==> flow/design.v (excerpt) <==
module SevenSegmentALU(
    input clk, 
    input reset,
    input onesBtn, 
    input tensBtn, 
    input hundredsBtn, 
    input sign, 
    input enter, 
    output [6:0] seg,
    output [3:0] anode 
);
For scale: roughly 1100 cells after synthesis, about 9100 µm² of cells after synthesis.
Settings: LEC_CHECK=0, ABC_AREA=0, CAP_MARGIN=20, CELL_PAD_IN_SITES_GLOBAL_PLACEMENT=0, CORE_ASPECT_RATIO=1.21, CORE_MARGIN=2, CORE_UTILIZATION=72, CTS_CLUSTER_SIZE=41, GPL_TIMING_DRIVEN=1, SETUP_SLACK_MARGIN=1.03, SLEW_MARGIN=20, TNS_END_PERCENT=95; clock period 3.9 ns.
run.sh (not shown) runs the stock make flow with config.mk's settings and CLKGATE_MAP_FILE=.
The first run completed, yet does not pass: setup timing.
Next try:
Settings changed: ABC_AREA 0 to 1, CELL_PAD_IN_SITES_GLOBAL_PLACEMENT 0 to not set, CORE_ASPECT_RATIO 1.21 to not set, CTS_CLUSTER_SIZE 41 to not set, GPL_TIMING_DRIVEN 1 to not set, SETUP_SLACK_MARGIN 1.03 to not set, TNS_END_PERCENT 95 to 10.
Clock period 3.9 ns to 3.59 ns, I/O delays scaled along.
After rerunning:
- The new run ran to the end with violations: setup timing
- worst setup slack loses 53 ps
- utilization drops by 0.94 points
- power rises by roughly a tenth
- via count goes up by a little under a tenth
- sequential power came out higher by a little under a tenth
Next try:
Settings changed: CORE_ASPECT_RATIO set to 1.46, CTS_CLUSTER_DIAMETER set to 399, CTS_CLUSTER_SIZE set to 98, HOLD_SLACK_MARGIN set to 0.28, PLACE_DENSITY set to 0.37.
Outcome: The new run reached the layout checks and failed them: setup timing; cell area decreases by 1.2%; count of clock-buffer cells in the layout climbs by 1; sequential power barely changes; area after synthesis stays the same.


## run 1
SevenSegmentALU again, from the RTL that the note above started with.
## SevenSegmentALU
module SevenSegmentALU(
    input clk, 
    input reset,
    input onesBtn, 
    input tensBtn, 
    input hundredsBtn, 
    input sign, 
    input enter, 
    output [6:0] seg,
    output [3:0] anode 
);
    parameter DEBOUNCE_CLKS = 1000;
    wire resetPulse;
    systemResetHandler #(.DEBOUNCE_CLKS(DEBOUNCE_CLKS)) resetHandlerInstance (
        .clk(clk),
        .reset(reset),
        .resetPulse(resetPulse)
    );
    wire onesBtnPulse;
    buttonSyncPulse #(.DEBOUNCE_CLKS(DEBOUNCE_CLKS)) onesBtnGen (
        .clk(clk),
        .resetPulse(resetPulse), 
        .button(onesBtn),
        .buttonPulse(onesBtnPulse)
    );
    wire tensBtnPulse;
    buttonSyncPulse #(.DEBOUNCE_CLKS(DEBOUNCE_CLKS)) tensBtnGen (
        .clk(clk),
        .resetPulse(resetPulse), 
        .button(tensBtn),
        .buttonPulse(tensBtnPulse)
    );
    wire hundredsBtnPulse;
    buttonSyncPulse #(.DEBOUNCE_CLKS(DEBOUNCE_CLKS)) hundredsBtnGen (
        .clk(clk),
        .resetPulse(resetPulse), 
        .button(hundredsBtn),
        .buttonPulse(hundredsBtnPulse)
    );
    wire signPulse;
    buttonSyncPulse #(.DEBOUNCE_CLKS(DEBOUNCE_CLKS)) signBtnGen (
        .clk(clk),
        .resetPulse(resetPulse), 
        .button(sign),
        .buttonPulse(signPulse)
    );
    wire enterPulse;
  ...
clock: 7.31 ns
lec_check: 0
abc_area: 0
cap_margin: 40
cell_pad_in_sites_detail_placement: 1
cell_pad_in_sites_global_placement: 1
core_aspect_ratio: 0.5
core_margin: 2
core_utilization: 50
cts_cluster_diameter: 373
cts_cluster_size: 92
gpl_timing_driven: 0
place_density_lb_addon: 0.1
setup_slack_margin: 1.59
slew_margin: 20
tns_end_percent: 45
The final layout from run 1, which completed every stage, passed the timing, design-rule and antenna checks at the end of the flow.
Edits applied to the flow inputs when going from run 1 to run 2:
==> flow/config.mk <==
export PLATFORM = sky130hd
export DESIGN_NAME = SevenSegmentALU
export DESIGN_NICKNAME = SevenSegmentALU
export VERILOG_FILES = /design/flow/design.v
export SDC_FILE = /design/flow/constraint.sdc
export NUM_CORES = 4
export LEC_CHECK = 0
export CAP_MARGIN = 20
export CORE_MARGIN = 2
export CORE_UTILIZATION = 58
export SLEW_MARGIN = 20
==> flow/constraint.sdc <==
create_clock -name core_clock -period 4.7 [get_ports {clk}]
set_input_delay 0.9400 -clock core_clock [delete_from_list [all_inputs] [get_ports {clk}]]
set_output_delay 0.9400 -clock core_clock [all_outputs]
set_load 0.01 [all_outputs]
[summary]
- Taking run 1 as the reference, in run 2 worst hold margin fell by 0.0047 ns; post-synth design cell area about even; number of DRC markers in iteration 0 has increased; post-placement cell area increased by 4.7% relative to the old numbers.
- In run 2 the met2 track demand over resource in global routing turned out 6.1 points lower than in run 1.
- Summary of run 1 and run 2: one run falls short of a clean finish, namely run 2.
Relative to run 2, the following input files were edited for run 3:
--- a/flow/config.mk
+++ b/flow/config.mk
@@ -9,3 +9,3 @@
 export CORE_MARGIN = 2
-export CORE_UTILIZATION = 58
+export CORE_UTILIZATION = 40
 export SLEW_MARGIN = 20
==> flow/constraint.sdc <==
create_clock -name core_clock -period 6.23 [get_ports {clk}]
set_input_delay 1.2460 -clock core_clock [delete_from_list [all_inputs] [get_ports {clk}]]
set_output_delay 1.2460 -clock core_clock [all_outputs]
set_load 0.01 [all_outputs]
### Flow results
Run 2 and run 3: one clean run, run 3; the rest did not finish clean. Run 3 vs run 2 — non-clock buffer count dropped 81%. Worst setup path startpoint: secondNumber[10]$_SDFFE_PP0P_ -> run 3, secondNumber[1]$_SDFFE_PP0P_ -> run 2. Run 2 → run 3: clock power lower; die size picked up an extra 0.0073 mm^2.
The following lists how run 4 was set up differently from run 3:
--- a/flow/config.mk
+++ b/flow/config.mk
@@ -8,4 +8,5 @@
 export CAP_MARGIN = 20
-export CORE_MARGIN = 2
+export CORE_MARGIN = 9
 export CORE_UTILIZATION = 40
+export CTS_CLUSTER_DIAMETER = 237
 export SLEW_MARGIN = 20
==> flow/constraint.sdc <==
create_clock -name core_clock -period 10.0 [get_ports {clk}]
set_input_delay 2.0000 -clock core_clock [delete_from_list [all_inputs] [get_ports {clk}]]
set_output_delay 2.0000 -clock core_clock [all_outputs]
set_load 0.01 [all_outputs]
==> results <==
Between run 4 and run 3, the die size is lower for run 3. Compared run 4 vs run 3, and cell count is down in run 4. Total number of vias for run 4: 38 up relative to run 3.
Power and IR drop assume default switching activity.
